===== flow/design.v =====
module    Prgm_Counter(clk, reset, PCsrc, address, PCreg);
input                 PCsrc, clk, reset;
input         [8 : 0] address;
output    reg [7 : 0] PCreg;
wire          [7 : 0] temp;
assign    temp = PCreg + 1;
always@(posedge clk, negedge reset)
begin
    if (reset == 0) begin
        PCreg = 0;
	end
    else begin
        if (PCsrc == 1)
            PCreg = temp + address;
        else
            PCreg = temp;
    end
end
endmodule
module ALU (ALUselect, ALUin1, ALUin2, ALUout);
    input		[3  : 0]	ALUselect;
    input		[15 : 0]	ALUin1, ALUin2;
    output	reg	[15 : 0]	ALUout;
    always@(*) 
    begin 
		if  (ALUselect == 0 || ALUselect == 5 || ALUselect == 7 || ALUselect == 8)
			ALUout = ALUin1 + ALUin2;
		else if (ALUselect == 1) 
			ALUout = ALUin1 << ALUin2;
		else if  (ALUselect == 2) 
			ALUout = ALUin1 >> ALUin2;
		else if (ALUselect == 3)
			ALUout = ALUin1 | ALUin2;
		else  if (ALUselect == 4)
			ALUout = ALUin1 & ALUin2;
		else if (ALUselect == 6)
			ALUout = ALUin2;
		else
			ALUout = 0;
    end
endmodule
module Control_Unit(clk, reset, inst_in, opCode, dst, src1, src2, shamt, iconst, jconst, regWrite, memWrite, PCsrc, memtoReg, ALUsrc);
input					clk, reset;
input		[15 : 0]	inst_in;
output		[3  : 0]	opCode;
output		[5  : 0]	iconst; 
output		[8  : 0]	jconst;
output		[2  : 0]	dst, src1, src2, shamt;
output	reg				regWrite, memWrite, PCsrc, memtoReg;  
output	reg	[1  : 0]	ALUsrc;  
assign	opCode	=	inst_in	[3  :  0];
assign	dst		=	inst_in	[6  :  4];
assign	src1	=	inst_in	[9  :  7];
assign	src2	=	inst_in	[12 : 10];
assign	shamt	=	inst_in	[15 : 13];
assign	iconst	=	inst_in	[15 : 10];
assign	jconst	=	inst_in	[12 :  4];
always@(*) begin
    if (reset == 0) begin
        regWrite	= 0;
        memWrite	= 0;
        PCsrc		= 0;
        memtoReg	= 0;
		ALUsrc		= 0;
    end  
    else begin  
        if (opCode < 4'b 1000)
            regWrite = 1'b 1;
        else
            regWrite = 1'b 0;
        if (opCode == 4'b 1000)
            memWrite = 1'b 1;
        else
            memWrite = 1'b 0;
        if (opCode == 4'b 1001)
            PCsrc = 1'b 1;
        else
            PCsrc = 1'b 0;
        if (opCode == 4'b 0111)
            memtoReg = 1'b 1;
        else
            memtoReg = 1'b 0;   
		if (opCode == 4'b 0101 || opCode == 4'b 0110 || opCode == 4'b 0111 || opCode == 4'b 1000)
			ALUsrc = 2'b 01;
		else if (opCode == 4'b 0001 || opCode == 4'b 0010)
			ALUsrc = 2'b 10;
		else
			ALUsrc = 2'b 00;
    end  
end
endmodule
module DataPath (clk, reset, ALUselect, dst, src1, src2, shamt, iconst, regWrite, memtoReg, memWrite, ALUsrc, reg0, reg1, reg2, reg3, reg4, reg5, reg6, reg7, dataMemValue0, dataMemValue1, dataMemValue2, dataMemValue3, dataMemValue4, dataMemValue5, dataMemValue6, dataMemValue7, ALUout, ALUin1, ALUin2, regDataIn);
output		[15 : 0]	reg0, reg1, reg2, reg3, reg4, reg5, reg6, reg7, dataMemValue0, dataMemValue1, dataMemValue2, dataMemValue3, dataMemValue4, dataMemValue5, dataMemValue6, dataMemValue7, ALUout, ALUin1;
output reg	[15 : 0]	ALUin2;
output reg	[15 : 0]	regDataIn;
input					clk, reset, regWrite, memtoReg, memWrite;
input		[1  : 0]	ALUsrc;
input		[2  : 0]	dst, src1, src2, shamt;
input  		[3  : 0]	ALUselect;
input		[5  : 0]	iconst;
reg			[127 : 0]	regFile;
reg			[511 : 0]	dataMem;
localparam	[511 : 0]	DMEM_RESET = {
	{19{16'd0}},
	16'b 0100, 16'b 0011, 16'b 0010, 16'b 0001, 16'b 0101,	 
	16'b 0101, 16'b 1100, 16'b 1000, 16'b 0011,				 
	16'b 0110, 16'b 0001, 16'b 0010, 16'b 0100				 
};
wire		[15 : 0]	nextData;
wire		[15 : 0]	memReadData;
wire		[15 : 0]	dstData;
wire					memInRange;
assign ALUin1	=	regFile[16*src1 +: 16];
assign dstData	=	regFile[16*dst +: 16];
ALU		DP1	(ALUselect, ALUin1, ALUin2, ALUout);
assign	  reg0 = regFile[  0 +: 16];
assign	  reg1 = regFile[ 16 +: 16];
assign    reg2 = regFile[ 32 +: 16];
assign    reg3 = regFile[ 48 +: 16];
assign    reg4 = regFile[ 64 +: 16];
assign    reg5 = regFile[ 80 +: 16];
assign    reg6 = regFile[ 96 +: 16];
assign    reg7 = regFile[112 +: 16];
assign	  dataMemValue0  = dataMem[  0 +: 16];
assign	  dataMemValue1  = dataMem[ 16 +: 16];
assign    dataMemValue2  = dataMem[ 32 +: 16];
assign    dataMemValue3  = dataMem[ 48 +: 16];
assign    dataMemValue4  = dataMem[ 64 +: 16];
assign    dataMemValue5  = dataMem[ 80 +: 16];
assign    dataMemValue6  = dataMem[ 96 +: 16];
assign    dataMemValue7  = dataMem[112 +: 16];
assign memInRange	=	(ALUout[15 : 5] == 11'd0);
assign memReadData	=	memInRange ? dataMem[16*ALUout[4 : 0] +: 16] : 16'd0;
assign nextData		=	(memtoReg == 1) ? memReadData : ALUout;
always@(posedge clk, negedge reset)
begin
	if (reset == 0) begin
		regFile	<=	128'd0;
		dataMem	<=	DMEM_RESET;
	end  
	else begin
		if (regWrite == 1)
			regFile[16*dst +: 16]			<=	nextData;
		if (memWrite == 1 && memInRange)
			dataMem[16*ALUout[4 : 0] +: 16]	<=	dstData;
	end  
end  
always@(posedge clk)
begin
	if (reset == 1)
		regDataIn	<=	nextData;
end
always@(*)
begin
	if (ALUsrc == 0)
		ALUin2	=	regFile[16*src2 +: 16];
	else if (ALUsrc == 1)
		ALUin2 = {10'd0, iconst};
	else if (ALUsrc == 2)
		ALUin2 = {13'd0, shamt};
	else
		ALUin2 = 16'd0;
end
endmodule
module	CPU(clk, reset, instr, pc, reg0, reg1, reg2, reg3, reg4, reg5, reg6, reg7, dataMemValue0, dataMemValue1, dataMemValue2, dataMemValue3, dataMemValue4, dataMemValue5, dataMemValue6, dataMemValue7, ALUout, ALUin1, ALUin2, regDataIn);
output	[15 : 0]	reg0, reg1, reg2, reg3, reg4, reg5, reg6, reg7, dataMemValue0, dataMemValue1, dataMemValue2, dataMemValue3, dataMemValue4, dataMemValue5, dataMemValue6, dataMemValue7, ALUout, ALUin1, ALUin2, regDataIn;
input				clk, reset;
input	[15 : 0]	instr;
output	[7  : 0]	pc;
wire	[7  : 0]	prgm_cntr;
wire 				PCsrc, regWrite, memWrite, memtoReg;
wire	[1  : 0]	ALUsrc;
wire 	[3  : 0]	opCode;
wire	[2	: 0]	dst, src1, src2, shamt;
wire	[5  : 0]	iconst;
wire	[8  : 0]	jconst;
assign pc		=	prgm_cntr;
Prgm_Counter	C1	(clk, reset, PCsrc, jconst, prgm_cntr);
Control_Unit	C2	(clk, reset, instr, opCode, dst, src1, src2, shamt, iconst, jconst, regWrite, memWrite, PCsrc, memtoReg, ALUsrc);
DataPath		C3	(clk, reset, opCode, dst, src1, src2, shamt, iconst, regWrite, memtoReg, memWrite, ALUsrc, reg0, reg1, reg2, reg3, reg4, reg5, reg6, reg7, dataMemValue0, dataMemValue1, dataMemValue2, dataMemValue3, dataMemValue4, dataMemValue5, dataMemValue6, dataMemValue7, ALUout, ALUin1, ALUin2, regDataIn);
endmodule

===== flow/run.sh =====
#!/bin/bash
# the make line also repeats each setting of config.mk as NAME=value (left out here)
make -C /OpenROAD-flow-scripts/flow DESIGN_CONFIG=/design/flow/config.mk WORK_HOME=/design/flow/orfs CLKGATE_MAP_FILE= finish

===== flow/config.mk =====
export PLATFORM = sky130hd
export DESIGN_NAME = CPU
export DESIGN_NICKNAME = CPU
export VERILOG_FILES = /design/flow/design.v
export SDC_FILE = /design/flow/constraint.sdc
export NUM_CORES = 4
export LEC_CHECK = 0
export CAP_MARGIN = 10
export CELL_PAD_IN_SITES_DETAIL_PLACEMENT = 1
export CELL_PAD_IN_SITES_GLOBAL_PLACEMENT = 1
export CORE_MARGIN = 2
export CORE_UTILIZATION = 31
export GPL_TIMING_DRIVEN = 1
export MAX_ROUTING_LAYER = met4
export PLACE_DENSITY_LB_ADDON = 0.18
export SLEW_MARGIN = 20

===== flow/constraint.sdc =====
create_clock -name core_clock -period 4.1 [get_ports {clk}]
set_input_delay 0.8200 -clock core_clock [delete_from_list [all_inputs] [get_ports {clk}]]
set_output_delay 0.8200 -clock core_clock [all_outputs]
set_load 0.01 [all_outputs]

==> results of run 1 <==
## routing by layer
layer,share of wire [%],vias up
li1,-,15100
met1,44,18200
met2,47,1123
met3,5.3,290
met4,4.4,0
met5,0,-
## stage by stage
| step | total power (µW) | instances |
|---|---|---|
| finish | 22100 | 6335 |
| global route | 22900 | 6335 |
| CTS | 21900 | 6273 |
| detailed placement | 14100 | 6098 |
| global placement | 14000 | 6098 |
| floorplan | 10100 | 3662 |
## what timing repair did
action / 4_1_cts / 5_1_grt
cloned: 0 / 15
endpoints found under the hold margin: 0 / 0
pin swaps: 40 / 58
buffers inserted: 31 / 51
setup endpoints to repair: 688 / 679
resized: 194 / 302
## cell type report
cell class              instances  area (µm²)  share of cell area [%]
well taps                    1637        2050                    3.71
flip-flops and latches        664       16700                    30.3
clock inverters                25         338                   0.613
diodes                          1        2.50                 0.00454
inverters                      64         251                   0.456
multi-input cells            2530       21200                    38.4
repair buffers               1293       12200                    22.2
clock buffers                 121        2390                    4.33
==> flow_metrics.py, run 1 <==
# Synthesis and PnR figures
metrics = {
    "timing": {
        "setup_viol_count_final": 672,
        "whs_ns": 0.292,
        "final_min_period_over_clock_period_pct": 138,
        "final_setup_slack_of_the_worst_path_ns": -1.56,
        "slew_headroom_pct": 31.5,
        "timing.fmax_mhz": 177,
        "skew_ns": 0.0381,
        "finalMaxSlewViolations": 0,
        "timing_hold_violations_final": 0,
        "tightest_slew_ns": 1.03,
        "fin_setup_tns_ns": -948.45,
        "final.min_clock_period_ns": 5.66,
        "setup_repair_after_global_routing_missed_its_margin": "true",
    },
    "power": {
        "clk-power_uw": 7510,
        "total_leakage_power_uw": 0.0256,
        "maxPowerGroup": "the clock network",
        "power_frac_seq_pct": 32.1,
        "switching_share_pct": 33.8,
        "power.switching_uw": 7470,
        "power_combinational_uw": 7500,
        "clkPwrFrac_pct": 34.0,
        "pwr-share-comb_pct": 33.9,
        "power_density_mw_per_mm2": 401,
        "seq_cell_power_uw": 7090,
        "maximum_resistive_drop_on_vdd_v": 0.000303,
        "internal_power_uw": 14600,
    },
    "logic_synthesis": {
        "synth.net_count": 3728,
        "synth.logic.top_family": "multiplexers",
        "edff_count_synth": 16,
        "syn-cell-area_mm2": 0.0385,
        "ys_sh_aoi_pct": 11.6,
        "dominantRegCellSynth": "dfrtp_1",
        "synth_dominant_cell_count": "dfrtp_1",
        "synth_area_leader_cell": "dfrtp_1",
        "synth_seq_share_pct": 43.4,
        "ys_async_sr_fraction_pct": 97.6,
        "syn-instance-count": 3662,
        "post_synth_most_frequent_cells": "629 x dfrtp_1, 591 x nand2_1, 291 x mux2_2",
        "post_synth_mux_area_share_pct": 22.8,
        "number_of_different_library_cells_in_the_post_synthesis_netlist": 108,
        "xor_share_pct": 0.659,
        "synthesis.yosys.warnings": 4,
        "post_synth_and_or_nand_nor_area_fraction_pct": 13.0,
        "number_of_flip_flops_and_latches_in_the_synthesized_netlist": 664,
        "yosys_area_mm2": 0.0385,
        "syn_area_per_cell_um2": 10.5,
        "synthAdderAreaFrac_pct": 1.60,
        "number_of_cell_instances_after_yosys_synthesis": 3662,
        "netlist.area_leader.share_pct": 40.8,
        "synthTopCellsByArea": "dfrtp_1 41%, mux2_2 8.5%, mux2_1 7.5%, nand2_1 5.8%, mux4_2 3.8%",
    },
    "critical_path": {
        "critical_path_arrival_ns": 6.18,
        "most_frequent_cell_on_critical_path": "buf_4",
        "worst-endpoint-required_ns": 4.62,
        "maximum_fanout_encountered_on_the_critical_timing_path": 8,
        "r2r_setup_slack_ns": -1.51,
        "critical_path.reg2reg.startpoint": "C3.regFile[98]",
        "worstSetupEndpointType": "flip-flop",
        "critPathSlowestCell": "or4b_4",
        "cp.depth": 29,
        "worstPathBufferInverterCount": 11,
        "critical_r2r_capture": "C3.dataMem[363]",
        "criticalPathCategory": "in2reg",
        "worst_setup_path_endpoint": "C3.dataMem[363]",
        "stage_delay_of_the_slowest_cell_on_the_critical_path_ns": 0.60,
        "worst_setup_path_startpoint": "instr[0]",
        "r2r_cells": 24,
        "start_kind": "input pin",
        "cpLargestDelayFamily": "simple AND/OR/NAND/NOR gates",
    },
    "clock_tree": {
        "cts-buffers-inserted": 80,
        "holdBufCountCts": 0,
        "clock_tree.htree_level_count": 3,
        "insertion_delay_late_pin_ns": 0.67,
        "clkTransAtPathRegs_ns": 0.05,
        "cts_buffer_depth": 3,
        "cts.sinks": 664,
        "cts_root_buffer": "clkbuf_16",
        "clock_tree_from_tritoncts": "yes",
    },
    "finish": {
        "area_overhead_of_the_layout_relative_to_synthesis_pct": 43.1,
        "final_util_pct": 44.7,
        "number_of_fillers_in_the_final_layout": 13300,
        "count_of_nets_after_finishing": 4699,
        "final_cell_area_mm2": 0.0551,
    },
    "detailed_routing": {
        "route.detailed.vias_per_inst": 5.48,
        "drtPass1Iterations": 5,
        "vias": 34700,
        "initialDrtViolationCount": 2645,
        "detail_route.drc_violations": 0,
        "routed_wire_length_per_instance_um": 29.1,
        "ant_nets": 0,
        "wirelength_um": 184000,
    },
    "place": {
        "post_dp_cell_area_mm2": 0.0496,
        "pre_cts_ws_ns": -3.08,
        "place.detailed.hpwl_um": 133000,
        "numPortBuffers": 345,
        "gp_routability_congestion": 0.969,
    },
    "run": {
        "cap_violations": 0,
        "log.warning_count": 48,
    },
    "die": {
        "fp-utilization_pct": 31.2,
        "core-area_mm2": 0.123,
        "io_pins": 346,
        "die_width_um": 357,
        "chip_area_mm2": 0.127,
        "fp.dieH_um": 357,
        "placementRows": 129,
    },
    "outcome": {
        "status": "complete, but fails checks",
        "check.faults": "negative setup slack",
    },
    "global_route": {
        "pin_count_of_the_biggest_net_entering_global_routing": 121,
        "via_count_of_the_first_global_routing_pass": 35100,
        "grt.overflow.total": 0,
        "grt_use_met3_pct": 3.42,
        "global_route.usage.met1_pct": 37.6,
        "grt_util_met2_pct": 44.6,
        "grt_pass1_wl_um": 258000,
        "number_of_antenna_violations_at_the_first_check_in_global_routing": 2,
        "gr_usage_total_pct": 28.5,
        "grt_most_used_layer": "met2",
    },
    "min_path": {
        "hold_path.class": "in2async",
    },
}
==> run 2: changes to the inputs <==
ABC_AREA = 1   (was default)
CAP_MARGIN = 20   (was 10)
CELL_PAD_IN_SITES_DETAIL_PLACEMENT = 2   (was 1)
CELL_PAD_IN_SITES_GLOBAL_PLACEMENT = default   (was 1)
CORE_UTILIZATION = 37   (was 31)
GPL_ROUTABILITY_DRIVEN = 0   (was default)
GPL_TIMING_DRIVEN = default   (was 1)
MAX_ROUTING_LAYER = default   (was met4)
PLACE_DENSITY_LB_ADDON = 0.22   (was 0.18)
clock period = 3.82 ns   (was 4.1 ns; I/O delays follow)
==> run 2 against run 1 <==
The run now fails in clock tree synthesis; synthesized cell count increased by 61%; die area decreased by 10%; synthesized area increased by 6.9%.
==> flow_metrics.py, run 2 <==
# Physical implementation metrics
metrics = {
    "logic_synthesis": {
        "syn-instance-count": 5912,
        "synthTopCellsByArea": "dfrtp_1 38%, nand2_1 13%, nand3_1 11%, inv_1 8.0%, o21ai_0 4.2%",
        "post_synth_mux_area_share_pct": 0,
        "synth.logic.top_family": "simple AND/OR/NAND/NOR gates",
        "number_of_cell_instances_after_yosys_synthesis": 5912,
        "synth_dominant_cell_count": "nand2_1",
        "ys_sh_aoi_pct": 13.1,
        "synth_area_leader_cell": "dfrtp_1",
        "synthesis.yosys.warnings": 4,
        "netlist.area_leader.share_pct": 38.2,
        "post_synth_most_frequent_cells": "1441 x nand2_1, 907 x nand3_1, 873 x inv_1",
        "number_of_flip_flops_and_latches_in_the_synthesized_netlist": 664,
        "post_synth_and_or_nand_nor_area_fraction_pct": 29.3,
        "synthAdderAreaFrac_pct": 1.49,
        "number_of_different_library_cells_in_the_post_synthesis_netlist": 58,
        "synth.net_count": 5978,
        "synth_seq_share_pct": 40.6,
        "edff_count_synth": 16,
        "yosys_area_mm2": 0.0412,
        "ys_async_sr_fraction_pct": 97.6,
        "syn-cell-area_mm2": 0.0412,
        "dominantRegCellSynth": "dfrtp_1",
        "xor_share_pct": 0.319,
        "syn_area_per_cell_um2": 6.97,
    },
    "die": {
        "core-area_mm2": 0.111,
        "die_width_um": 338,
        "chip_area_mm2": 0.114,
        "io_pins": 346,
        "fp.dieH_um": 338,
        "fp-utilization_pct": 37.3,
        "placementRows": 122,
    },
    "outcome": {
        "first-error": "[ERROR DPL-0033] detailed placement checks failed during check placement.",
        "flow.stopped_at": "clock tree synthesis",
        "status": "aborted with a tool error",
    },
    "place": {
        "numPortBuffers": 345,
        "placedCellCount": 7984,
        "place.detailed.hpwl_um": 234000,
    },
}
## run 2: metrics by stage
| step | total power [µW] | setup slack, ns | cell area [µm²] | util (%) |
|---|---|---|---|---|
| global placement | 17400 | -2.46 | 50900 | 46.1 |
| detailed placement | 19100 | -4.11 | 50900 | 46.1 |
| floorplan | 12000 | -1.58 | 41700 | - |
==> run 3: changes to the inputs <==
ABC_AREA = default   (was 1)
CAP_MARGIN = 35   (was 20)
CELL_PAD_IN_SITES_DETAIL_PLACEMENT = default   (was 2)
CORE_ASPECT_RATIO = 0.61   (was default)
CORE_UTILIZATION = 60   (was 37)
CTS_CLUSTER_DIAMETER = 327   (was default)
GPL_ROUTABILITY_DRIVEN = 1   (was 0)
HOLD_SLACK_MARGIN = -0.03   (was default)
MAX_ROUTING_LAYER = met4   (was default)
PLACE_DENSITY = 0.53   (was default)
PLACE_DENSITY_LB_ADDON = default   (was 0.22)
SETUP_SLACK_MARGIN = -0.25   (was default)
SLEW_MARGIN = 40   (was 20)
TNS_END_PERCENT = 90   (was default)
clock period = 10.2 ns   (was 3.82 ns; I/O delays follow)
==> run 3 against run 2 <==
The run now finishes clean; synthesized cell count down 38%; die area down 42%; synthesized area down 6.5%.
==> flow_metrics.py, run 3 <==
# Synthesis and PnR figures
metrics = {
    "outcome": {
        "status": "timing/DRC/antenna clean",
    },
    "clock_tree": {
        "cts_root_buffer": "clkbuf_16",
        "cts-buffers-inserted": 59,
        "clock_tree.htree_level_count": 2,
        "clkTransAtPathRegs_ns": 0.07,
        "post-cts-setup-buffer-count": 0,
        "insertion_delay_late_pin_ns": 0.68,
        "clock_tree_from_tritoncts": "yes",
        "cts_repair_resize_count": 0,
        "holdBufCountCts": 0,
        "cts.sinks": 664,
        "cts_buffer_depth": 3,
    },
    "place": {
        "pre_cts_ws_ns": 0.607,
        "numPortBuffers": 345,
        "place.detailed.hpwl_um": 109000,
        "gp_routability_congestion": 1.04,
    },
    "critical_path": {
        "critical_path_arrival_ns": 7.59,
        "maximum_fanout_encountered_on_the_critical_timing_path": 8,
        "worst_setup_path_endpoint": "ALUout[14]",
        "critPathSlowestCell": "nor4b_2",
        "critical_r2r_capture": "C3.regFile[107]",
        "worst-endpoint-required_ns": 8.16,
        "worstSetupEndpointType": "primary output",
        "cpLargestDelayFamily": "simple AND/OR/NAND/NOR gates",
        "r2r_cells": 24,
        "worstPathBufferInverterCount": 2,
        "critical_path.reg2reg.startpoint": "C3.regFile[33]",
        "stage_delay_of_the_slowest_cell_on_the_critical_path_ns": 0.66,
        "r2r_setup_slack_ns": 2.74,
        "start_kind": "input pin",
        "cp.depth": 17,
        "worst_setup_path_startpoint": "instr[3]",
        "crit_path_cell_trace": "clkdlybuf4s50_1, nor2_1, nor4b_2, a21o_1, nor2_4, ha_1, fa_1, a21o_1, a21oi_1, o21ai_0, nor3b_1, o31ai_1, o21ai_0, xor2_1, nand2_1, nand4b_1, clkdlybuf4s50_1",
        "criticalPathCategory": "in2out",
    },
    "power": {
        "total_leakage_power_uw": 0.0200,
        "switching_share_pct": 35.9,
        "power_density_mw_per_mm2": 172,
        "clkPwrFrac_pct": 32.3,
        "clk-power_uw": 2450,
        "seq_cell_power_uw": 2960,
        "power_frac_seq_pct": 39.1,
        "pwr-share-comb_pct": 28.6,
        "power_combinational_uw": 2170,
        "power.switching_uw": 2720,
        "maximum_resistive_drop_on_vdd_v": 0.000199,
        "maxPowerGroup": "registers",
        "internal_power_uw": 4860,
    },
    "logic_synthesis": {
        "synth.net_count": 3728,
        "syn_area_per_cell_um2": 10.5,
        "number_of_flip_flops_and_latches_in_the_synthesized_netlist": 664,
        "ys_async_sr_fraction_pct": 97.6,
        "number_of_cell_instances_after_yosys_synthesis": 3662,
        "post_synth_most_frequent_cells": "629 x dfrtp_1, 591 x nand2_1, 291 x mux2_2",
        "synthTopCellsByArea": "dfrtp_1 41%, mux2_2 8.5%, mux2_1 7.5%, nand2_1 5.8%, mux4_2 3.8%",
        "synthesis.yosys.warnings": 4,
        "post_synth_mux_area_share_pct": 22.8,
        "synth_seq_share_pct": 43.4,
        "synth_area_leader_cell": "dfrtp_1",
        "number_of_different_library_cells_in_the_post_synthesis_netlist": 108,
        "yosys_area_mm2": 0.0385,
        "ys_sh_aoi_pct": 11.6,
        "syn-cell-area_mm2": 0.0385,
        "edff_count_synth": 16,
        "xor_share_pct": 0.659,
        "synth_dominant_cell_count": "dfrtp_1",
        "dominantRegCellSynth": "dfrtp_1",
        "netlist.area_leader.share_pct": 40.8,
        "post_synth_and_or_nand_nor_area_fraction_pct": 13.0,
        "syn-instance-count": 3662,
        "synthAdderAreaFrac_pct": 1.60,
        "synth.logic.top_family": "multiplexers",
    },
    "die": {
        "fp.dieH_um": 202,
        "die_width_um": 328,
        "io_pins": 346,
        "chip_area_mm2": 0.0663,
        "fp-utilization_pct": 60.8,
        "placementRows": 72,
        "core-area_mm2": 0.0634,
    },
    "global_route": {
        "grt.overflow.total": 0,
        "grt_pass1_wl_um": 222000,
        "gr_usage_total_pct": 46.8,
        "pin_count_of_the_biggest_net_entering_global_routing": 103,
        "via_count_of_the_first_global_routing_pass": 31900,
        "number_of_antenna_violations_at_the_first_check_in_global_routing": 9,
    },
    "finish": {
        "count_of_nets_after_finishing": 3852,
        "final_util_pct": 69.3,
        "area_overhead_of_the_layout_relative_to_synthesis_pct": 14.1,
    },
    "timing": {
        "setup_repair_after_global_routing_missed_its_margin": "false",
        "finalMaxSlewViolations": 0,
        "fin_setup_tns_ns": 0,
        "slew_headroom_pct": 38.1,
        "timing.fmax_mhz": 104,
        "tightest_slew_ns": 0.926,
        "final_setup_slack_of_the_worst_path_ns": 0.572,
        "final_min_period_over_clock_period_pct": 94.4,
        "skew_ns": 0.0676,
        "timing_hold_violations_final": 0,
        "setup_viol_count_final": 0,
        "final.min_clock_period_ns": 9.63,
    },
    "min_path": {
        "worstHoldStart": "C3.dataMem[350]",
        "hold_path.class": "reg2reg",
        "worstHoldEndpoint": "C3.dataMem[350]",
        "min_path_cells": 1,
    },
    "run": {
        "log.warning_count": 51,
        "cap_violations": 0,
    },
    "detailed_routing": {
        "route.detailed.vias_per_inst": 7.13,
        "detail_route.drc_violations": 0,
        "routed_wire_length_per_instance_um": 32.5,
        "drtPass1Iterations": 6,
        "wirelength_um": 153000,
        "initialDrtViolationCount": 5101,
        "ant_nets": 0,
        "vias": 33500,
    },
}
==> run 3: layout make-up <==
class | instances | area (µm²)
clock inverter | 28 | 379
inverter | 64 | 246
multi-input combinational | 2528 | 19300
sequential | 664 | 16700
clock buffer | 83 | 1720
timing repair buffer | 469 | 4520
fill | 4419 | 19400
tap | 851 | 1060
antenna | 10 | 25.0
==> run 3: layer usage <==
| layer | global-route usage [%] | part of all wire, % | up-vias |
|---|---|---|---|
| met4 | 15.0 | 3.7 | 0 |
| met5 | - | 0 | - |
| met1 | 65.2 | 39 | 16800 |
| met3 | 16.8 | 16 | 464 |
| met2 | 63.3 | 42 | 2790 |
| li1 | - | - | 13400 |
==> run 3: stage by stage <==
stage / hold WS (ns) / instances / area [µm²] / power [µW]
after global routing: 0.497 / 4693 / 44000 / 7740
final: 0.491 / 4697 / 44000 / 7580
after floorplan: 0.457 / 3662 / 38500 / 4030
after CTS: 0.490 / 4686 / 43900 / 7450
after global placement: 0.466 / 4571 / 41700 / 5000
after detailed placement: 0.475 / 4575 / 41800 / 5050
==> run 4: changes to the inputs <==
ABC_AREA = 1   (was default)
CORE_ASPECT_RATIO = 0.82   (was 0.61)
CORE_UTILIZATION = 44   (was 60)
CTS_CLUSTER_DIAMETER = default   (was 327)
CTS_CLUSTER_SIZE = 42   (was default)
GPL_ROUTABILITY_DRIVEN = 0   (was 1)
HOLD_SLACK_MARGIN = 0.17   (was -0.03)
MIN_ROUTING_LAYER = met2   (was default)
PLACE_DENSITY = 0.76   (was 0.53)
SETUP_SLACK_MARGIN = 0.2   (was -0.25)
SLEW_MARGIN = 20   (was 40)
clock period = 9.2 ns   (was 10.2 ns; I/O delays follow)
==> run 4 against run 3 <==
The flow now stops in global routing; die area grew 45%; synthesized area grew 6.9%; synthesized cell count grew 61%.
==> flow_metrics.py, run 4 <==
# Physical implementation metrics
metrics = {
    "outcome": {
        "status": "aborted with a tool error",
        "flow.stopped_at": "global routing",
        "first-error": "[ERROR GRT-0116] Global routing finished with congestion. Check the congestion regions in the DRC Viewer.",
    },
    "logic_synthesis": {
        "dominantRegCellSynth": "dfrtp_1",
        "syn_area_per_cell_um2": 6.97,
        "post_synth_mux_area_share_pct": 0,
        "number_of_flip_flops_and_latches_in_the_synthesized_netlist": 664,
        "synthTopCellsByArea": "dfrtp_1 38%, nand2_1 13%, nand3_1 11%, inv_1 8.0%, o21ai_0 4.2%",
        "xor_share_pct": 0.319,
        "yosys_area_mm2": 0.0412,
        "number_of_different_library_cells_in_the_post_synthesis_netlist": 58,
        "synth_seq_share_pct": 40.6,
        "post_synth_and_or_nand_nor_area_fraction_pct": 29.3,
        "ys_sh_aoi_pct": 13.1,
        "synth_dominant_cell_count": "nand2_1",
        "syn-instance-count": 5912,
        "netlist.area_leader.share_pct": 38.2,
        "post_synth_most_frequent_cells": "1441 x nand2_1, 907 x nand3_1, 873 x inv_1",
        "synth_area_leader_cell": "dfrtp_1",
        "number_of_cell_instances_after_yosys_synthesis": 5912,
        "syn-cell-area_mm2": 0.0412,
        "synthesis.yosys.warnings": 4,
        "synth.logic.top_family": "simple AND/OR/NAND/NOR gates",
        "synthAdderAreaFrac_pct": 1.49,
        "ys_async_sr_fraction_pct": 97.6,
        "edff_count_synth": 16,
        "synth.net_count": 5978,
    },
    "clock_tree": {
        "cts_buffer_depth": 3,
        "cts-buffers-inserted": 70,
        "holdBufCountCts": 0,
        "post-cts-setup-buffer-count": 0,
        "cts_root_buffer": "clkbuf_16",
        "cts_repair_resize_count": 0,
        "cts.sinks": 664,
        "clock_tree.htree_level_count": 3,
    },
    "die": {
        "placementRows": 101,
        "die_width_um": 342,
        "chip_area_mm2": 0.0961,
        "fp.dieH_um": 281,
        "fp-utilization_pct": 44.5,
        "core-area_mm2": 0.0926,
        "io_pins": 346,
    },
    "place": {
        "numPortBuffers": 345,
        "placedCellCount": 7075,
        "place.detailed.hpwl_um": 105000,
    },
    "global_route": {
        "grt.overflow.total": 305,
        "gr_usage_total_pct": 70.0,
    },
}
[run 4: per-stage QoR]
| stage | area, µm² | worst slack, ns |
|---|---|---|
| detailed placement | 44400 | 0.215 |
| global placement | 44200 | 0.387 |
| CTS | 46800 | 0.348 |
| floorplan | 41200 | 2.00 |
[run 4: layer usage]
layer	GRT overflow	track usage, %
met1	-	-
met2	50	70.6
met3	208	77.4
met4	47	56.2
met5	-	-
==> run 5: changes to the inputs <==
ABC_AREA = default   (was 1)
CAP_MARGIN = 20   (was 35)
CORE_ASPECT_RATIO = default   (was 0.82)
CORE_UTILIZATION = 40   (was 44)
CTS_CLUSTER_SIZE = default   (was 42)
GPL_ROUTABILITY_DRIVEN = default   (was 0)
HOLD_SLACK_MARGIN = default   (was 0.17)
MAX_ROUTING_LAYER = default   (was met4)
MIN_ROUTING_LAYER = default   (was met2)
PLACE_DENSITY = default   (was 0.76)
SETUP_SLACK_MARGIN = -0.56   (was 0.2)
TNS_END_PERCENT = default   (was 90)
clock period = 6.8 ns   (was 9.2 ns; I/O delays follow)
==> run 5 against run 4 <==
The layout now fails its checks (negative setup slack); die area up 2.9%; synthesized area is 6.5% lower; synthesized cell count is 38% lower.
==> flow_metrics.py, run 5 <==
# Synthesis and PnR figures
metrics = {
    "power": {
        "total_leakage_power_uw": 0.0228,
        "pwr-share-comb_pct": 29.7,
        "power_density_mw_per_mm2": 250,
        "clk-power_uw": 4240,
        "power_frac_seq_pct": 35.9,
        "power_combinational_uw": 3660,
        "seq_cell_power_uw": 4420,
        "power.switching_uw": 4160,
        "switching_share_pct": 33.8,
        "maxPowerGroup": "registers",
        "clkPwrFrac_pct": 34.4,
        "maximum_resistive_drop_on_vdd_v": 0.000157,
        "internal_power_uw": 8160,
    },
    "timing": {
        "skew_ns": 0.0475,
        "finalMaxSlewViolations": 0,
        "tightest_slew_ns": 1.09,
        "final_setup_slack_of_the_worst_path_ns": -0.469,
        "timing.fmax_mhz": 138,
        "slew_headroom_pct": 27.2,
        "setup_viol_count_final": 15,
        "final_min_period_over_clock_period_pct": 107,
        "final.min_clock_period_ns": 7.27,
        "timing_hold_violations_final": 0,
    },
    "finish": {
        "post_layout_nonfiller_instances": 5610,
        "count_of_nets_after_finishing": 4347,
        "logic_area_mm2": 0.0193,
        "register_area_mm2": 0.0167,
        "area_overhead_of_the_layout_relative_to_synthesis_pct": 27.9,
        "number_of_fillers_in_the_final_layout": 8671,
    },
    "logic_synthesis": {
        "ys_sh_aoi_pct": 11.6,
        "synth_dominant_cell_count": "dfrtp_1",
        "synthAdderAreaFrac_pct": 1.60,
        "dominantRegCellSynth": "dfrtp_1",
        "synth.net_count": 3728,
        "number_of_flip_flops_and_latches_in_the_synthesized_netlist": 664,
        "yosys_area_mm2": 0.0385,
        "number_of_cell_instances_after_yosys_synthesis": 3662,
        "syn-instance-count": 3662,
        "xor_share_pct": 0.659,
        "synth_seq_share_pct": 43.4,
        "netlist.area_leader.share_pct": 40.8,
        "post_synth_and_or_nand_nor_area_fraction_pct": 13.0,
        "syn-cell-area_mm2": 0.0385,
        "post_synth_most_frequent_cells": "629 x dfrtp_1, 591 x nand2_1, 291 x mux2_2",
        "edff_count_synth": 16,
        "syn_area_per_cell_um2": 10.5,
        "synthTopCellsByArea": "dfrtp_1 41%, mux2_2 8.5%, mux2_1 7.5%, nand2_1 5.8%, mux4_2 3.8%",
        "synth.logic.top_family": "multiplexers",
        "number_of_different_library_cells_in_the_post_synthesis_netlist": 108,
        "synth_area_leader_cell": "dfrtp_1",
        "synthesis.yosys.warnings": 4,
        "ys_async_sr_fraction_pct": 97.6,
        "post_synth_mux_area_share_pct": 22.8,
    },
    "critical_path": {
        "cp.depth": 16,
        "r2r_cells": 23,
        "maximum_fanout_encountered_on_the_critical_timing_path": 7,
        "critical_path_arrival_ns": 5.91,
        "critical_path.reg2reg.startpoint": "C3.regFile[80]",
        "start_kind": "input pin",
        "cpLargestDelayFamily": "buffers and inverters",
        "worstPathBufferInverterCount": 8,
        "stage_delay_of_the_slowest_cell_on_the_critical_path_ns": 0.63,
        "critical_r2r_capture": "C3.regDataIn[5]",
        "worst-endpoint-required_ns": 5.44,
        "r2r_setup_slack_ns": 0.88,
        "crit_path_cell_trace": "clkdlybuf4s50_1, or4b_4, o31ai_4, buf_12, buf_4, buf_4, a211oi_1, buf_12, a2111oi_4, buf_4, nand3_2, nor2_1, buf_4, o211a_1, o32a_1, clkdlybuf4s50_1",
        "most_frequent_cell_on_critical_path": "buf_4",
        "worstSetupEndpointType": "primary output",
        "worst_setup_path_endpoint": "ALUout[13]",
        "critPathSlowestCell": "clkdlybuf4s50_1",
        "worst_setup_path_startpoint": "instr[1]",
        "criticalPathCategory": "in2out",
    },
    "clock_tree": {
        "clkTransAtPathRegs_ns": 0.06,
        "cts_buffer_depth": 3,
        "cts_root_buffer": "clkbuf_16",
        "clock_tree_from_tritoncts": "yes",
        "clock_tree.htree_level_count": 3,
        "insertion_delay_late_pin_ns": 0.67,
        "cts-buffers-inserted": 75,
        "cts.sinks": 664,
    },
    "die": {
        "io_pins": 346,
        "core-area_mm2": 0.0953,
        "placementRows": 113,
        "fp.dieH_um": 314,
        "die_width_um": 314,
        "fp-utilization_pct": 40.4,
        "chip_area_mm2": 0.0988,
    },
    "detailed_routing": {
        "routed_wire_length_per_instance_um": 27.6,
        "initialDrtViolationCount": 4166,
        "ant_nets": 0,
        "wirelength_um": 155000,
        "drtPass1Iterations": 6,
        "detail_route.drc_violations": 0,
        "route.detailed.vias_per_inst": 5.93,
        "vias": 33300,
    },
    "global_route": {
        "via_count_of_the_first_global_routing_pass": 32400,
        "pin_count_of_the_biggest_net_entering_global_routing": 161,
        "number_of_antenna_violations_at_the_first_check_in_global_routing": 1,
        "grt.overflow.total": 0,
        "gr_usage_total_pct": 30.8,
        "grt_pass1_wl_um": 226000,
    },
    "run": {
        "log.warning_count": 49,
        "cap_violations": 0,
    },
    "place": {
        "gp_routability_congestion": 1.05,
        "pre_cts_ws_ns": -1.18,
        "place.detailed.hpwl_um": 116000,
        "placedCellCount": 5467,
        "numPortBuffers": 345,
    },
    "outcome": {
        "status": "complete, but fails checks",
        "check.faults": "negative setup slack",
    },
    "min_path": {
        "hold_path.class": "reg2reg",
        "worstHoldEndpoint": "C3.dataMem[282]",
        "min_path_cells": 1,
        "worstHoldStart": "C3.dataMem[282]",
    },
}
==> run 5: metrics by stage <==
stage          hold slack [ns]  cell area [µm²]  TNS [ns]  total power [µW]  utilization [%]
5_1_grt                  0.500            49300    -16.06             12800             51.7
2_1_floorplan            0.457            38500    -53.03              6050                -
4_1_cts                  0.487            49200     -5.85             12300             51.6
6_report                 0.483            49300     -5.08             12300             51.7
3_5_place_dp             0.474            46600   -661.18              8040             48.9
3_3_place_gp             0.467            46600   -688.92              8030             48.9
==> run 5: routing by layer <==
| metal | global-route usage [%] | up-vias | routed length, µm |
|---|---|---|---|
| met1 | 42.0 | 16900 | 64300 |
| li1 | - | 14400 | - |
| met2 | 48.0 | 1665 | 69700 |
| met5 | 0 | - | 7 |
| met4 | 13.9 | 2 | 7820 |
| met3 | 5.65 | 311 | 13000 |
==> run 5: cell type report <==
| class | count | share of cell area, % |
|---|---|---|
| clock buffers | 115 | 4.60 |
| diodes | 2 | 0.0102 |
| well taps | 1265 | 3.21 |
| clock inverters | 24 | 0.632 |
| repair buffers | 948 | 18.0 |
| flip-flops and latches | 664 | 33.9 |
| multi-input cells | 2528 | 39.1 |
| inverters | 64 | 0.500 |
==> run 5: repair_timing <==
action | in CTS | in global routing
gates resized | 7 | 9
pin swaps | 1 | 1
buffers inserted | 0 | 3
hold buffers | 0 | 0
hold endpoints to repair | 0 | 0
endpoints found under the setup margin | 9 | 8
==> run 6: changes to the inputs <==
CAP_MARGIN = 35   (was 20)
CORE_ASPECT_RATIO = 0.98   (was default)
CORE_UTILIZATION = 58   (was 40)
CTS_CLUSTER_DIAMETER = 327   (was default)
GPL_ROUTABILITY_DRIVEN = 1   (was default)
HOLD_SLACK_MARGIN = -0.03   (was default)
MAX_ROUTING_LAYER = met4   (was default)
PLACE_DENSITY = 0.53   (was default)
SETUP_SLACK_MARGIN = 1.03   (was -0.56)
SLEW_MARGIN = 40   (was 20)
TNS_END_PERCENT = 15   (was default)
clock period = 3.9 ns   (was 6.8 ns; I/O delays follow)
==> run 6 against run 5 <==
The flow now stops in global routing; synthesized area is the same; synthesized cell count is the same; die area down 31%.
==> flow_metrics.py, run 6 <==
# Physical implementation metrics
metrics = {
    "die": {
        "placementRows": 93,
        "fp-utilization_pct": 58.6,
        "io_pins": 346,
        "fp.dieH_um": 259,
        "core-area_mm2": 0.0657,
        "die_width_um": 264,
        "chip_area_mm2": 0.0685,
    },
    "logic_synthesis": {
        "synth.net_count": 3728,
        "synthTopCellsByArea": "dfrtp_1 41%, mux2_2 8.5%, mux2_1 7.5%, nand2_1 5.8%, mux4_2 3.8%",
        "syn-instance-count": 3662,
        "synth_dominant_cell_count": "dfrtp_1",
        "xor_share_pct": 0.659,
        "synth_area_leader_cell": "dfrtp_1",
        "synthesis.yosys.warnings": 4,
        "yosys_area_mm2": 0.0385,
        "netlist.area_leader.share_pct": 40.8,
        "edff_count_synth": 16,
        "ys_sh_aoi_pct": 11.6,
        "number_of_cell_instances_after_yosys_synthesis": 3662,
        "dominantRegCellSynth": "dfrtp_1",
        "synth_seq_share_pct": 43.4,
        "post_synth_most_frequent_cells": "629 x dfrtp_1, 591 x nand2_1, 291 x mux2_2",
        "synth.logic.top_family": "multiplexers",
        "post_synth_mux_area_share_pct": 22.8,
        "syn-cell-area_mm2": 0.0385,
        "number_of_different_library_cells_in_the_post_synthesis_netlist": 108,
        "ys_async_sr_fraction_pct": 97.6,
        "number_of_flip_flops_and_latches_in_the_synthesized_netlist": 664,
        "synthAdderAreaFrac_pct": 1.60,
        "syn_area_per_cell_um2": 10.5,
        "post_synth_and_or_nand_nor_area_fraction_pct": 13.0,
    },
    "place": {
        "place.detailed.hpwl_um": 126000,
        "post_dp_cell_area_mm2": 0.0477,
        "gp_routability_congestion": 1.12,
        "numPortBuffers": 345,
    },
    "clock_tree": {
        "cts_buffer_depth": 3,
        "cts-buffers-inserted": 71,
        "clock_tree.htree_level_count": 3,
        "holdBufCountCts": 0,
        "cts_root_buffer": "clkbuf_16",
        "cts.sinks": 664,
    },
    "outcome": {
        "flow.stopped_at": "global routing",
        "status": "aborted with a tool error",
    },
}
[run 6: repair_timing]
item,in CTS
resized,397
setup endpoints to repair,835
hold endpoints to repair,0
cloned,9
pin swaps,80
setup buffers,73
[run 6: per-stage QoR]
| step | instances | TNS, ns | utilization, % | hold slack, ns | setup slack [ns] |
|---|---|---|---|---|---|
| detailed placement | 5248 | -1847.77 | 72.5 | 0.476 | -3.02 |
| CTS | 5455 | -816.92 | 79.8 | 0.225 | -1.34 |
| global placement | 5246 | -1975.96 | 72.4 | 0.466 | -3.13 |
| floorplan | 3662 | -1349.61 | - | 0.457 | -2.21 |
==> run 7: changes to the inputs <==
CAP_MARGIN = 20   (was 35)
CORE_ASPECT_RATIO = default   (was 0.98)
CTS_CLUSTER_DIAMETER = default   (was 327)
CTS_CLUSTER_SIZE = 42   (was default)
GPL_ROUTABILITY_DRIVEN = default   (was 1)
HOLD_SLACK_MARGIN = 0.28   (was -0.03)
MAX_ROUTING_LAYER = default   (was met4)
PLACE_DENSITY = default   (was 0.53)
SETUP_SLACK_MARGIN = -0.36   (was 1.03)
SLEW_MARGIN = 20   (was 40)
TNS_END_PERCENT = default   (was 15)
clock period = 3.78 ns   (was 3.9 ns; I/O delays follow)
==> run 7 against run 6 <==
The layout now fails its checks (negative setup slack); synthesized cell count is the same; die area barely moved; synthesized area unchanged.
==> flow_metrics.py, run 7 <==
# Synthesis and PnR figures
metrics = {
    "power": {
        "power_frac_seq_pct": 32.7,
        "power_density_mw_per_mm2": 454,
        "clk-power_uw": 7960,
        "power.switching_uw": 8220,
        "clkPwrFrac_pct": 33.7,
        "switching_share_pct": 34.8,
        "internal_power_uw": 15400,
        "power_combinational_uw": 7920,
        "total_leakage_power_uw": 0.0246,
        "seq_cell_power_uw": 7730,
        "maxPowerGroup": "the clock network",
        "pwr-share-comb_pct": 33.5,
        "maximum_resistive_drop_on_vdd_v": 0.000475,
    },
    "global_route": {
        "global_route.usage.met1_pct": 63.6,
        "grt_most_used_layer": "met2",
        "grt_use_met3_pct": 17.7,
        "grt_pass1_wl_um": 259000,
        "number_of_antenna_violations_at_the_first_check_in_global_routing": 7,
        "via_count_of_the_first_global_routing_pass": 38300,
        "pin_count_of_the_biggest_net_entering_global_routing": 203,
        "grt.overflow.total": 0,
        "grt_util_met2_pct": 75.8,
        "gr_usage_total_pct": 51.8,
    },
    "logic_synthesis": {
        "synthAdderAreaFrac_pct": 1.60,
        "syn_area_per_cell_um2": 10.5,
        "post_synth_most_frequent_cells": "629 x dfrtp_1, 591 x nand2_1, 291 x mux2_2",
        "ys_sh_aoi_pct": 11.6,
        "xor_share_pct": 0.659,
        "synth_seq_share_pct": 43.4,
        "dominantRegCellSynth": "dfrtp_1",
        "netlist.area_leader.share_pct": 40.8,
        "syn-instance-count": 3662,
        "ys_async_sr_fraction_pct": 97.6,
        "synthTopCellsByArea": "dfrtp_1 41%, mux2_2 8.5%, mux2_1 7.5%, nand2_1 5.8%, mux4_2 3.8%",
        "synth_area_leader_cell": "dfrtp_1",
        "post_synth_and_or_nand_nor_area_fraction_pct": 13.0,
        "post_synth_mux_area_share_pct": 22.8,
        "synth_dominant_cell_count": "dfrtp_1",
        "number_of_cell_instances_after_yosys_synthesis": 3662,
        "number_of_different_library_cells_in_the_post_synthesis_netlist": 108,
        "edff_count_synth": 16,
        "syn-cell-area_mm2": 0.0385,
        "synth.net_count": 3728,
        "synth.logic.top_family": "multiplexers",
        "synthesis.yosys.warnings": 4,
        "yosys_area_mm2": 0.0385,
        "number_of_flip_flops_and_latches_in_the_synthesized_netlist": 664,
    },
    "critical_path": {
        "crit_path_cell_trace": "clkdlybuf4s15_2, buf_4, nand2_1, buf_4, buf_4, o22ai_2, a211oi_4, buf_4, buf_4, ha_1, a21o_1, and2_1, o31ai_2, buf_4, xnor2_2, nor2_1, o211ai_1, nor3_2, nand4_1, nor3_4, and3b_4, and3_4, buf_12, mux2_2",
        "start_kind": "input pin",
        "maximum_fanout_encountered_on_the_critical_timing_path": 15,
        "cp.depth": 24,
        "worst_setup_path_endpoint": "C3.dataMem[410]",
        "worstPathBufferInverterCount": 8,
        "cpLargestDelayFamily": "simple AND/OR/NAND/NOR gates",
        "critPathSlowestCell": "mux2_2",
        "critical_r2r_capture": "C3.regDataIn[2]",
        "r2r_setup_slack_ns": -1.78,
        "worst_setup_path_startpoint": "instr[12]",
        "critical_path.reg2reg.startpoint": "C3.regFile[113]",
        "critical_path_arrival_ns": 6.09,
        "stage_delay_of_the_slowest_cell_on_the_critical_path_ns": 0.50,
        "r2r_cells": 24,
        "most_frequent_cell_on_critical_path": "buf_4",
        "criticalPathCategory": "in2reg",
        "worst-endpoint-required_ns": 4.26,
        "worstSetupEndpointType": "flip-flop",
    },
    "timing": {
        "final_min_period_over_clock_period_pct": 148,
        "final_setup_slack_of_the_worst_path_ns": -1.83,
        "timing.fmax_mhz": 178,
        "setup_viol_count_final": 681,
        "tightest_slew_ns": 0.911,
        "finalMaxSlewViolations": 0,
        "final.min_clock_period_ns": 5.61,
        "timing_hold_violations_final": 0,
        "slew_headroom_pct": 39.3,
        "skew_ns": 0.0611,
        "setup_repair_after_global_routing_missed_its_margin": "true",
    },
    "place": {
        "place.detailed.hpwl_um": 121000,
        "numPortBuffers": 345,
        "gp_routability_congestion": 1.12,
        "post_dp_cell_area_mm2": 0.0480,
    },
    "clock_tree": {
        "cts_buffer_depth": 3,
        "cts-buffers-inserted": 69,
        "clkTransAtPathRegs_ns": 0.07,
        "cts_root_buffer": "clkbuf_16",
        "clock_tree.htree_level_count": 3,
        "cts.sinks": 664,
        "clock_tree_from_tritoncts": "yes",
        "insertion_delay_late_pin_ns": 0.68,
    },
    "finish": {
        "count_of_nets_after_finishing": 4585,
        "area_overhead_of_the_layout_relative_to_synthesis_pct": 35.0,
        "final_util_pct": 79.1,
        "number_of_fillers_in_the_final_layout": 3770,
        "final_cell_area_mm2": 0.0520,
        "logic_area_mm2": 0.0205,
        "register_area_mm2": 0.0167,
    },
    "detailed_routing": {
        "vias": 38900,
        "routed_wire_length_per_instance_um": 34.1,
        "wirelength_um": 186000,
        "ant_nets": 0,
        "initialDrtViolationCount": 6197,
        "drtPass1Iterations": 9,
        "route.detailed.vias_per_inst": 7.14,
        "detail_route.drc_violations": 0,
    },
    "outcome": {
        "status": "complete, but fails checks",
        "check.faults": "negative setup slack",
    },
    "die": {
        "fp.dieH_um": 262,
        "die_width_um": 262,
        "io_pins": 346,
        "placementRows": 94,
        "fp-utilization_pct": 58.6,
        "chip_area_mm2": 0.0685,
        "core-area_mm2": 0.0657,
    },
    "run": {
        "log.warning_count": 54,
        "cap_violations": 0,
    },
    "min_path": {
        "hold_path.class": "in2async",
    },
}
## run 7: per-layer routing
metal	routed length [µm]	part of all wire, %
met5	130	0.070
met4	19000	10
met3	27100	15
met2	76800	41
met1	62800	34
## run 7: cell type report
| type | instances | area share [%] |
|---|---|---|
| multi-input combinational | 2530 | 39.3 |
| sequential | 664 | 32.1 |
| timing repair buffer | 1190 | 20.9 |
| clock buffer | 103 | 3.93 |
| tap | 864 | 2.08 |
| clock inverter | 25 | 1.05 |
| inverter | 64 | 0.488 |
| antenna | 4 | 0.0192 |
## run 7: repair_timing
| item | CTS | global route |
|---|---|---|
| hold endpoints to repair | 34 | 0 |
| pin swaps | 40 | 19 |
| gates resized | 219 | 84 |
| gates cloned | 3 | 4 |
| setup endpoints to repair | 679 | 672 |
| hold buffers | 2 | 0 |
| setup buffers | 26 | 9 |
## run 7: through the flow
step                cells   TNS, ns  hold slack, ns  total power [µW]  setup WS, ns
finish               5444  -1071.02           0.335             23600         -1.83
global route         5441  -1154.45           0.349             24000         -2.02
CTS                  5428   -950.80           0.329             22900         -1.73
detailed placement   5270  -2123.83           0.474             14900         -3.26
global placement     5270  -2085.15           0.467             14800         -3.21
floorplan            3662  -1411.75           0.457             10900         -2.30
==> run 8: changes to the inputs <==
CAP_MARGIN = 35   (was 20)
CORE_ASPECT_RATIO = 0.91   (was default)
CTS_CLUSTER_DIAMETER = 33   (was default)
CTS_CLUSTER_SIZE = default   (was 42)
GPL_ROUTABILITY_DRIVEN = 1   (was default)
HOLD_SLACK_MARGIN = -0.03   (was 0.28)
MAX_ROUTING_LAYER = met4   (was default)
PLACE_DENSITY = 0.53   (was default)
SETUP_SLACK_MARGIN = -0.25   (was -0.36)
SLEW_MARGIN = 40   (was 20)
TNS_END_PERCENT = 15   (was default)
clock period = 3.9 ns   (was 3.78 ns; I/O delays follow)
==> run 8 against run 7 <==
Still fails the layout checks on negative setup slack; worst hold slack got worse by 0.13 ns; die area barely moved; design area rose by 3.8%; synthesized area did not move; count of clock-buffer cells in the layout rose by 32; via count rose by 1.8%; highest routed layer is now met4.
==> flow_metrics.py, run 8 <==
# Synthesis and PnR figures
metrics = {
    "logic_synthesis": {
        "synth_seq_share_pct": 43.4,
        "synth_area_leader_cell": "dfrtp_1",
        "netlist.area_leader.share_pct": 40.8,
        "ys_async_sr_fraction_pct": 97.6,
        "syn-cell-area_mm2": 0.0385,
        "synthTopCellsByArea": "dfrtp_1 41%, mux2_2 8.5%, mux2_1 7.5%, nand2_1 5.8%, mux4_2 3.8%",
        "synth_dominant_cell_count": "dfrtp_1",
        "post_synth_mux_area_share_pct": 22.8,
        "edff_count_synth": 16,
        "ys_sh_aoi_pct": 11.6,
        "synthAdderAreaFrac_pct": 1.60,
        "number_of_flip_flops_and_latches_in_the_synthesized_netlist": 664,
        "synth.logic.top_family": "multiplexers",
        "number_of_different_library_cells_in_the_post_synthesis_netlist": 108,
        "dominantRegCellSynth": "dfrtp_1",
        "post_synth_most_frequent_cells": "629 x dfrtp_1, 591 x nand2_1, 291 x mux2_2",
        "xor_share_pct": 0.659,
        "synthesis.yosys.warnings": 4,
        "syn-instance-count": 3662,
        "syn_area_per_cell_um2": 10.5,
        "post_synth_and_or_nand_nor_area_fraction_pct": 13.0,
        "yosys_area_mm2": 0.0385,
        "synth.net_count": 3728,
        "number_of_cell_instances_after_yosys_synthesis": 3662,
    },
    "detailed_routing": {
        "route.detailed.vias_per_inst": 7.07,
        "detail_route.drc_violations": 0,
        "ant_nets": 0,
        "initialDrtViolationCount": 6675,
        "wirelength_um": 188000,
        "drtPass1Iterations": 7,
        "routed_wire_length_per_instance_um": 33.5,
        "vias": 39600,
    },
    "timing": {
        "final.min_clock_period_ns": 5.59,
        "setup_repair_after_global_routing_missed_its_margin": "true",
        "skew_ns": 0.111,
        "final_setup_slack_of_the_worst_path_ns": -1.69,
        "setup_viol_count_final": 673,
        "timing.fmax_mhz": 179,
        "final_min_period_over_clock_period_pct": 143,
        "slew_headroom_pct": 37.7,
        "tightest_slew_ns": 0.932,
        "timing_hold_violations_final": 0,
        "finalMaxSlewViolations": 0,
    },
    "place": {
        "pre_cts_ws_ns": -2.68,
        "place.detailed.hpwl_um": 122000,
        "gp_routability_congestion": 1.08,
        "numPortBuffers": 345,
    },
    "critical_path": {
        "worstSetupEndpointType": "flip-flop",
        "critical_path.reg2reg.startpoint": "C3.regFile[96]",
        "worst-endpoint-required_ns": 4.34,
        "cpLargestDelayFamily": "buffers and inverters",
        "most_frequent_cell_on_critical_path": "buf_4",
        "worst_setup_path_endpoint": "C3.regDataIn[13]",
        "crit_path_cell_trace": "mux4_2, mux2i_4, inv_1, ha_4, fa_2, a21o_1, a21oi_2, buf_4, buf_4, buf_4, buf_4, buf_4, xnor2_2, nor2_1, a41oi_2, buf_6, buf_4, buf_4, nand2_1, o22ai_1, nor4_2, a22oi_1, buf_4, inv_1",
        "stage_delay_of_the_slowest_cell_on_the_critical_path_ns": 0.52,
        "r2r_setup_slack_ns": -1.69,
        "cp.depth": 24,
        "critPathSlowestCell": "mux4_2",
        "worst_setup_path_startpoint": "C3.regFile[96]",
        "critical_r2r_capture": "C3.regDataIn[13]",
        "criticalPathCategory": "reg2reg",
        "r2r_cells": 24,
        "start_kind": "flip-flop",
        "worstPathBufferInverterCount": 11,
        "critical_path_arrival_ns": 6.02,
        "maximum_fanout_encountered_on_the_critical_timing_path": 9,
    },
    "power": {
        "total_leakage_power_uw": 0.0256,
        "power_combinational_uw": 7890,
        "power.switching_uw": 8970,
        "power_frac_seq_pct": 28.2,
        "switching_share_pct": 33.9,
        "maximum_resistive_drop_on_vdd_v": 0.000504,
        "internal_power_uw": 17500,
        "power_density_mw_per_mm2": 491,
        "seq_cell_power_uw": 7480,
        "clkPwrFrac_pct": 42.0,
        "clk-power_uw": 11100,
        "maxPowerGroup": "the clock network",
        "pwr-share-comb_pct": 29.8,
    },
    "finish": {
        "final_util_pct": 81.8,
        "logic_area_mm2": 0.0204,
        "count_of_nets_after_finishing": 4682,
        "number_of_fillers_in_the_final_layout": 3683,
        "area_overhead_of_the_layout_relative_to_synthesis_pct": 40.1,
        "register_area_mm2": 0.0167,
    },
    "global_route": {
        "grt.overflow.total": 0,
        "grt_pass1_wl_um": 256000,
        "gr_usage_total_pct": 52.5,
        "pin_count_of_the_biggest_net_entering_global_routing": 91,
        "number_of_antenna_violations_at_the_first_check_in_global_routing": 11,
        "via_count_of_the_first_global_routing_pass": 38800,
    },
    "min_path": {
        "hold_path.class": "in2async",
    },
    "outcome": {
        "check.faults": "negative setup slack",
        "status": "complete, but fails checks",
    },
    "clock_tree": {
        "insertion_delay_late_pin_ns": 0.76,
        "cts.sinks": 664,
        "clkTransAtPathRegs_ns": 0.06,
        "cts-buffers-inserted": 110,
        "cts_buffer_depth": 3,
        "clock_tree_from_tritoncts": "yes",
        "clock_tree.htree_level_count": 3,
        "cts_root_buffer": "clkbuf_16",
    },
    "die": {
        "chip_area_mm2": 0.0685,
        "fp-utilization_pct": 58.4,
        "io_pins": 346,
        "die_width_um": 274,
        "placementRows": 90,
        "fp.dieH_um": 250,
        "core-area_mm2": 0.0660,
    },
    "run": {
        "log.warning_count": 49,
        "cap_violations": 0,
    },
}
-- run 8: final cells by class --
class,count,area share (%)
Multi-Input combinational cell,2533,37.8
Sequential cell,664,31.0
Timing Repair Buffer,1243,21.0
Clock buffer,135,5.63
Clock inverter,75,2.14
Tap cell,874,2.03
Inverter,64,0.461
Antenna cell,10,0.0463
-- run 8: stage by stage --
stage               total power [µW]  setup TNS (ns)  hold slack (ns)  instances  instance area, µm²
detailed placement             14600        -1688.61            0.474       5309               48000
floorplan                      10600        -1349.72            0.457       3662               38900
CTS                            25700         -844.80            0.191       5570               53400
global route                   26900        -1055.93            0.210       5598               54000
global placement               14400        -1800.75            0.468       5308               48000
finish                         26500         -975.47            0.209       5598               54000
-- run 8: metal layers --
layer	track usage, %	wire length (µm)
met1	63.7	62700
met2	73.3	77900
met3	18.2	28500
met4	36.0	18600
met5	-	0
-- run 8: what timing repair did --
item,in CTS,in global routing
gates cloned,2,5
endpoints found under the setup margin,676,672
setup buffers,60,13
hold buffers,0,0
gates resized,287,78
pin swaps,68,15
==> run 9: changes to the inputs <==
CAP_MARGIN = 20   (was 35)
CELL_PAD_IN_SITES_DETAIL_PLACEMENT = 1   (was default)
CELL_PAD_IN_SITES_GLOBAL_PLACEMENT = 3   (was default)
CORE_ASPECT_RATIO = 0.6   (was 0.91)
CORE_MARGIN = 9   (was 2)
CORE_UTILIZATION = 41   (was 58)
CTS_CLUSTER_DIAMETER = default   (was 33)
GPL_ROUTABILITY_DRIVEN = default   (was 1)
HOLD_SLACK_MARGIN = default   (was -0.03)
MAX_ROUTING_LAYER = default   (was met4)
PLACE_DENSITY = default   (was 0.53)
PLACE_DENSITY_LB_ADDON = 0.18   (was default)
SETUP_SLACK_MARGIN = default   (was -0.25)
SLEW_MARGIN = 20   (was 40)
TNS_END_PERCENT = default   (was 15)
clock period = 9.98 ns   (was 3.9 ns; I/O delays follow)
==> run 9 against run 8 <==
Now clean on timing, DRC and antenna; count of clock-buffer cells in the layout is 44 lower; non-clock buffer count is 740 lower; synthesized area stayed put; cell count is 8.7% lower; utilization is 34 points lower; critical path type is now in2out; largest cell class unchanged.
==> flow_metrics.py, run 9 <==
# Synthesis and PnR figures
metrics = {
    "power": {
        "internal_power_uw": 5000,
        "clk-power_uw": 2620,
        "clkPwrFrac_pct": 32.8,
        "maxPowerGroup": "registers",
        "switching_share_pct": 37.4,
        "power_frac_seq_pct": 38.1,
        "power_density_mw_per_mm2": 179,
        "total_leakage_power_uw": 0.0201,
        "power_combinational_uw": 2330,
        "pwr-share-comb_pct": 29.1,
        "seq_cell_power_uw": 3040,
        "post-layout-total-power_uw": 7980,
        "maximum_resistive_drop_on_vdd_v": 0.000133,
        "power.switching_uw": 2990,
    },
    "critical_path": {
        "worstPathBufferInverterCount": 6,
        "critical_r2r_capture": "C3.dataMem[255]",
        "worst_setup_path_startpoint": "instr[11]",
        "maximum_fanout_encountered_on_the_critical_timing_path": 39,
        "critical_path.reg2reg.startpoint": "C3.regFile[101]",
        "critical_path_arrival_ns": 7.79,
        "r2r_cells": 20,
        "most_frequent_cell_on_critical_path": "buf_4",
        "r2r_setup_slack_ns": 2.82,
        "worst-endpoint-required_ns": 7.98,
        "worst_setup_path_endpoint": "ALUout[7]",
        "stage_delay_of_the_slowest_cell_on_the_critical_path_ns": 0.91,
        "crit_path_cell_trace": "clkdlybuf4s50_1, buf_4, nand2b_1, o22ai_1, a2bb2oi_2, nor2_4, buf_4, inv_2, buf_4, o21ai_0, a32oi_1, nand3_1, nand3_1, a21boi_0, clkdlybuf4s50_1",
        "criticalPathCategory": "in2out",
        "start_kind": "input pin",
        "worstSetupEndpointType": "primary output",
        "cpLargestDelayFamily": "buffers and inverters",
        "critPathSlowestCell": "a21boi_0",
        "cp.depth": 15,
    },
    "logic_synthesis": {
        "synthTopCellsByArea": "dfrtp_1 41%, mux2_2 8.5%, mux2_1 7.5%, nand2_1 5.8%, mux4_2 3.8%",
        "syn-instance-count": 3662,
        "dominantRegCellSynth": "dfrtp_1",
        "syn_area_per_cell_um2": 10.5,
        "number_of_different_library_cells_in_the_post_synthesis_netlist": 108,
        "synth_dominant_cell_count": "dfrtp_1",
        "netlist.area_leader.share_pct": 40.8,
        "edff_count_synth": 16,
        "post_synth_most_frequent_cells": "629 x dfrtp_1, 591 x nand2_1, 291 x mux2_2",
        "number_of_flip_flops_and_latches_in_the_synthesized_netlist": 664,
        "synth_area_leader_cell": "dfrtp_1",
        "post_synth_and_or_nand_nor_area_fraction_pct": 13.0,
        "syn-cell-area_mm2": 0.0385,
        "synth.net_count": 3728,
        "post_synth_mux_area_share_pct": 22.8,
        "ys_async_sr_fraction_pct": 97.6,
        "synthesis.yosys.warnings": 4,
        "synth.logic.top_family": "multiplexers",
        "xor_share_pct": 0.659,
        "number_of_cell_instances_after_yosys_synthesis": 3662,
        "ys_sh_aoi_pct": 11.6,
        "yosys_area_mm2": 0.0385,
        "synth_seq_share_pct": 43.4,
        "synthAdderAreaFrac_pct": 1.60,
    },
    "timing": {
        "setup_viol_count_final": 0,
        "slew_headroom_pct": 20.3,
        "finalMaxSlewViolations": 0,
        "skew_ns": 0.0440,
        "timing.fmax_mhz": 102,
        "final_min_period_over_clock_period_pct": 98.0,
        "fin_setup_tns_ns": 0,
        "tightest_slew_ns": 1.19,
        "setup_repair_after_global_routing_missed_its_margin": "false",
        "final.min_clock_period_ns": 9.78,
        "timing_hold_violations_final": 0,
    },
    "min_path": {
        "worstHoldEndpoint": "C3.dataMem[153]",
        "hold_path.class": "reg2reg",
        "worstHoldStart": "C3.dataMem[153]",
        "min_path_cells": 1,
    },
    "global_route": {
        "number_of_antenna_violations_at_the_first_check_in_global_routing": 5,
        "pin_count_of_the_biggest_net_entering_global_routing": 142,
        "grt.overflow.total": 0,
        "via_count_of_the_first_global_routing_pass": 33400,
        "gr_usage_total_pct": 32.5,
        "grt_pass1_wl_um": 253000,
    },
    "detailed_routing": {
        "initialDrtViolationCount": 3562,
        "wirelength_um": 177000,
        "ant_nets": 0,
        "detail_route.drc_violations": 0,
        "routed_wire_length_per_instance_um": 34.6,
        "route.detailed.vias_per_inst": 6.37,
        "vias": 32600,
        "drtPass1Iterations": 5,
    },
    "clock_tree": {
        "insertion_delay_late_pin_ns": 0.69,
        "holdBufCountCts": 0,
        "clkTransAtPathRegs_ns": 0.06,
        "clock_tree.htree_level_count": 3,
        "cts_root_buffer": "clkbuf_16",
        "cts.sinks": 664,
        "cts_buffer_depth": 3,
        "cts_repair_resize_count": 0,
        "cts-buffers-inserted": 67,
        "clock_tree_from_tritoncts": "yes",
        "post-cts-setup-buffer-count": 0,
    },
    "finish": {
        "count_of_nets_after_finishing": 3894,
        "area_overhead_of_the_layout_relative_to_synthesis_pct": 16.0,
        "post_layout_nonfiller_instances": 5111,
        "number_of_fillers_in_the_final_layout": 9959,
    },
    "place": {
        "place.detailed.hpwl_um": 130000,
        "placedCellCount": 4989,
        "gp_routability_congestion": 0.997,
        "numPortBuffers": 345,
    },
    "die": {
        "io_pins": 346,
        "placementRows": 86,
        "core-area_mm2": 0.0925,
        "fp.dieH_um": 255,
        "fp-utilization_pct": 41.6,
        "die_width_um": 414,
        "chip_area_mm2": 0.106,
    },
    "outcome": {
        "status": "timing/DRC/antenna clean",
    },
    "run": {
        "log.warning_count": 49,
        "cap_violations": 0,
    },
}
[run 9: layer usage]
layer	share of wire, %	wire [µm]	global-route usage [%]	vias to the layer above
met1	47	82500	48.8	17300
met5	0.026	46	0	-
met3	9.0	15900	7.73	266
met2	42	73700	46.2	1507
li1	-	-	-	13500
met4	2.7	4720	8.44	4
[run 9: area by class of cell]
type | count | area, µm² | share of cell area [%]
antenna | 1 | 2.50 | 0.00560
clock buffer | 91 | 1880 | 4.20
clock inverter | 28 | 367 | 0.820
inverter | 64 | 246 | 0.552
multi-input combinational | 2528 | 19200 | 43.0
sequential | 664 | 16700 | 37.4
tap | 1232 | 1540 | 3.45
timing repair buffer | 503 | 4700 | 10.5
[run 9: per-stage QoR]
| stage | util, % | setup slack [ns] | area (µm²) | hold slack, ns |
|---|---|---|---|---|
| 6_report | 48.3 | 0.196 | 44700 | 0.490 |
| 4_1_cts | 48.2 | 0.385 | 44600 | 0.490 |
| 3_5_place_dp | 45.8 | 0.403 | 42400 | 0.475 |
| 5_1_grt | 48.3 | 0.103 | 44700 | 0.510 |
| 2_1_floorplan | - | 1.93 | 38500 | 0.457 |
| 3_3_place_gp | 45.8 | 0.468 | 42400 | 0.466 |
Power is estimated from default activity; no workload was simulated.
